Setup of alpha:
## reuleaux
module reuleaux(input logic clk, input logic rst_n, input logic [2:0] colour,
                input logic [7:0] centre_x, input logic [6:0] centre_y, input logic [7:0] diameter,
                input logic start, output logic done,
                output logic [7:0] vga_x, output logic [6:0] vga_y,
                output logic [2:0] vga_colour, output logic vga_plot);
     logic [7:0] offset_y;
     logic load_offset_y;
     logic reset_offset_y;
     logic [7:0] offset_x;
     logic load_offset_x;
     logic reset_offset_x;
     logic signed [9:0] crit;
     logic load_crit_a;
     logic load_crit_b;
     logic reset_crit;
     logic [7:0] c_x3;                                       
     assign c_x3 = centre_x;
     logic [6:0] c_y3;                                       
     logic [50:0] c_y3_temp;
     assign c_y3_temp = (centre_y - ((diameter * 30'b100010011010011010101001111101) / 30'b111011100110101100101000000000));
    logic [50:0] c_y3_temp_2;
    assign c_y3_temp_2 = c_y3_temp[50] ? -c_y3_temp : c_y3_temp;
     assign c_y3 = c_y3_temp_2[6:0];
     logic [7:0] c_x1;                                       
     assign c_x1 = (centre_x + diameter/8'b00000010);
     logic [6:0] c_y1;                                       
     logic [50:0] c_y1_temp; 
     assign c_y1_temp = (centre_y + ((diameter * 30'b010001001101001101010100111110) / 30'b111011100110101100101000000000));
     assign c_y1 = c_y1_temp[6:0];
     logic [7:0] c_x2;                                       
     logic [50:0] c_x2_temp;
     logic [50:0] c_x2_temp_2;
     assign c_x2_temp = (centre_x - diameter/8'b00000010);
     assign c_x2_temp_2 = c_x2_temp[50] ? -c_x2_temp : c_x2_temp;
     assign c_x2 = c_x2_temp_2[7:0];
     logic [6:0] c_y2;                                       
     logic [50:0] c_y2_temp;
  ...
clock: 57.2 ns
lec_check: 0
abc_area: 0
cap_margin: 20
cell_pad_in_sites_global_placement: 1
core_aspect_ratio: 1.3
core_margin: 5
core_utilization: 15
cts_cluster_diameter: 74
cts_cluster_size: 20
gpl_timing_driven: 0
min_routing_layer: met2
slew_margin: 20
run.sh (not shown) runs the stock make flow with config.mk's settings and CLKGATE_MAP_FILE=.
alpha finished every stage and its layout cleared the timing, design-rule and antenna checks.
## Diff of input files: beta against alpha
- CELL_PAD_IN_SITES_GLOBAL_PLACEMENT removed (was 1)
- ABC_AREA removed (was 0)
- CORE_ASPECT_RATIO removed (was 1.3)
- MIN_ROUTING_LAYER removed (was met2)
- CORE_UTILIZATION changed from 15 to 40
- CTS_CLUSTER_SIZE removed (was 20)
- CORE_MARGIN changed from 5 to 2
- CTS_CLUSTER_DIAMETER removed (was 74)
- GPL_TIMING_DRIVEN removed (was 0)
- the clock period (ns, I/O delays scaled along) changed from 57.2 to 40.0
==> comparison <==
- beta vs alpha on minimum setup slack in the final design: beta is the lower one.
- beta vs. alpha: cell area saw a decrease, wire length dropped 23%, sequential cell area was more or less identical.
- Global-route usage (beta over alpha): increase, 7.5 points
- Comparing beta and alpha, the higher largest fanout on the critical path was measured on beta.
Here is what was changed in the inputs of gamma compared with beta.
- changing the clock period (ns, I/O delays scaled along) from 40.0 to 31.2
Higher area added between synthesis and finish goes to gamma over beta. Higher final clock period utilization by the worst path goes to gamma over beta. beta → gamma: sequential share of layout area decreased by 0.46 points relative to the old numbers, CTS clock-pin slew for the worst setup and hold paths now sits at about the same level, placed wire-length estimate after detailed placement now larger. Relative to beta, worst setup margin decreased by 2.06 ns in gamma. Final cell area: gamma above beta. | gamma | all stages done | FAIL | setup timing |. For the via count, gamma came in 4,480 higher than beta did. First-pass iteration count of the detailed router (gamma over beta): increase, 3.
Edits applied to the flow inputs when going from gamma to delta:
- CORE_UTILIZATION: 40 -> 35
- the clock period (ns, I/O delays scaled along): 31.2 -> 39.2
==> comparison <==
Summary of gamma and delta: one run falls short of a clean finish, namely gamma.
Lower fill cell instance count of the final layout among delta and gamma: gamma
Between gamma and delta, the flow reports number of vias per cell after detailed routing increasing by a few percent.
In delta, final core area utilization is lower than in gamma.
Relative to gamma, the count of clock-buffer cells in the layout of delta is higher by 1.
Of delta and gamma, the lower worst-case setup margin in the final layout belongs to gamma.
delta vs gamma on routed wire length: delta is the lower one.
delta vs gamma: sequential share of layout area up in delta
There was hardly any difference in source-to-sink clock delay at the later pin of the worst-skew pair between gamma and delta.
[inputs] epsilon vs delta
- swapping 35 for 40 in CORE_UTILIZATION
- putting SETUP_SLACK_MARGIN at 3.05 where nothing was set
--- outcome ---
- Looking at final critical-path required period, epsilon sits 2.38 ns lower than delta does.
- Compared with delta, epsilon degrades worst hold margin.
- Against delta, worst-case headroom to the max-slew limit in epsilon came out better.
- epsilon ends up with a routed wire length that is 3.1% higher than in delta.
- In epsilon the horizontal die size turned out 6.4% lower than in delta.
- epsilon does worse than delta on final area.
- Summary — global-route met2 utilization, epsilon relative to delta: higher, by 5.7 points.
- NOTE: total met2 wirelength after detailed routing in epsilon exceeds that of delta
- NOTE: final setup slack of the worst path in epsilon exceeds that of delta
- In the metrics for delta and epsilon, the one carrying the lower register-to-register setup slack is epsilon.

---

run A:
reuleaux again, from the RTL that the note above started with.
Settings: LEC_CHECK=0, ABC_AREA=1, CAP_MARGIN=20, CORE_MARGIN=2, CORE_UTILIZATION=66, CTS_CLUSTER_DIAMETER=206, CTS_CLUSTER_SIZE=98, PLACE_DENSITY=0.37, SLEW_MARGIN=20, TNS_END_PERCENT=10; clock period 21.8 ns.
Stage in which a tool error killed run A: 5_1_grt.
Setup changes, run A to run B
# run A
export LEC_CHECK = 0
export ABC_AREA = 1
export CAP_MARGIN = 20
export CORE_MARGIN = 2
export CORE_UTILIZATION = 66
export CTS_CLUSTER_DIAMETER = 206
export CTS_CLUSTER_SIZE = 98
export PLACE_DENSITY = 0.37
export SLEW_MARGIN = 20
export TNS_END_PERCENT = 10
create_clock -name core_clock -period 21.8 [get_ports {clk}]
# run B
export LEC_CHECK = 0
export ABC_AREA = 1
export CAP_MARGIN = 20
export CORE_MARGIN = 2
export CORE_UTILIZATION = 66
export SETUP_SLACK_MARGIN = -2.0
export SLEW_MARGIN = 20
create_clock -name core_clock -period 29.8 [get_ports {clk}]
==> results <==
The flow ended early for run A: it failed with a tool error in 5_1_grt.
Run B ran in full, but the layout does not pass; the checks complain about negative setup slack.
Compared with run A, in run B post-cts repair resize count now sits lower, die size roughly the same, adder and majority gate portion of the synthesized area now sits at about the same level, I/O pin count closely matched the old numbers, area fraction in and, or, nand and nor cells after synthesis essentially unchanged.
Synthesized-area fraction occupied by xor and xnor cells came out exactly the same in run B and run A.
Comparing run A against run B, there is no change at all in H-tree depth.
--- input diff run B..run C ---
# run B
export LEC_CHECK = 0
export ABC_AREA = 1
export CAP_MARGIN = 20
export CORE_MARGIN = 2
export CORE_UTILIZATION = 66
export SETUP_SLACK_MARGIN = -2.0
export SLEW_MARGIN = 20
create_clock -name core_clock -period 29.8 [get_ports {clk}]
# run C
export LEC_CHECK = 0
export ABC_AREA = 0
export CAP_MARGIN = 20
export CORE_MARGIN = 2
export CORE_UTILIZATION = 66
export MAX_ROUTING_LAYER = met4
export SETUP_SLACK_MARGIN = -2.0
export SLEW_MARGIN = 20
create_clock -name core_clock -period 25.4 [get_ports {clk}]
==> comparison <==
Of run B and run C, the lower area share of and/or/nand/nor cells after synthesis belongs to run C. Compared run C vs run B, and Yosys chip area is down in run C. Of the runs run B and run C, none of them finished clean. Run C is listed as incomplete: the tool reported an error in 5_1_grt and the run ended there. Changes observed in run C relative to run B: count of mapped cells out of synthesis lost about 26%; total cell area at the placement stage moved up; number of distinct library cells after synthesis went up 57; global placer's final weighted congestion now sits higher; total instance count after detailed placement fell 1071. Looking only at area of the die, and setting everything else aside, the lower value of run B and run C goes to run C. The placement-stage worst setup slack of run C is lower than that of run B.
Input changes introduced in run D (baseline for comparison: run C):
# run C
export LEC_CHECK = 0
export ABC_AREA = 0
export CAP_MARGIN = 20
export CORE_MARGIN = 2
export CORE_UTILIZATION = 66
export MAX_ROUTING_LAYER = met4
export SETUP_SLACK_MARGIN = -2.0
export SLEW_MARGIN = 20
create_clock -name core_clock -period 25.4 [get_ports {clk}]
# run D
export LEC_CHECK = 0
export CAP_MARGIN = 20
export CORE_MARGIN = 2
export CORE_UTILIZATION = 71
export CTS_CLUSTER_SIZE = 37
export MAX_ROUTING_LAYER = met4
export SETUP_SLACK_MARGIN = 5.0
export SLEW_MARGIN = 20
create_clock -name core_clock -period 34.7 [get_ports {clk}]
## What came out
- No crash in run D: every stage finished, but the layout fails its final checks due to negative setup slack.
- Number of H-tree levels came out exactly the same in run D and run C.
- Against run C, run D comes in about 7% lower on overall die area.
- | number of setup buffers added after CTS | run D vs run C | about 200% higher |
- The number of enable-type register cells in the synthesized netlist of run D and that of run C are within noise of each other.
- Run D against run C; final weighted congestion in routability-driven placement is up by a few percent.
- Taking run D over run C, the detailed placer's ending HPWL ratio works out to 0.812.
Setup changes, run D to run E
# run D
export LEC_CHECK = 0
export CAP_MARGIN = 20
export CORE_MARGIN = 2
export CORE_UTILIZATION = 71
export CTS_CLUSTER_SIZE = 37
export MAX_ROUTING_LAYER = met4
export SETUP_SLACK_MARGIN = 5.0
export SLEW_MARGIN = 20
create_clock -name core_clock -period 34.7 [get_ports {clk}]
# run E
export LEC_CHECK = 0
export CAP_MARGIN = 20
export CORE_MARGIN = 2
export CORE_UTILIZATION = 71
export CTS_CLUSTER_DIAMETER = 323
export CTS_CLUSTER_SIZE = 37
export SETUP_SLACK_MARGIN = 4.39
export SLEW_MARGIN = 20
create_clock -name core_clock -period 32.7 [get_ports {clk}]
==> results <==
Run E: number of cells after detailed placement is about 10% higher than what run D reported. Changes observed in run E relative to run D: overall die area barely changed; worst setup slack before clock tree synthesis dropped 0.82 ns. Run E did not run to completion, as it errored out during 5_1_grt.
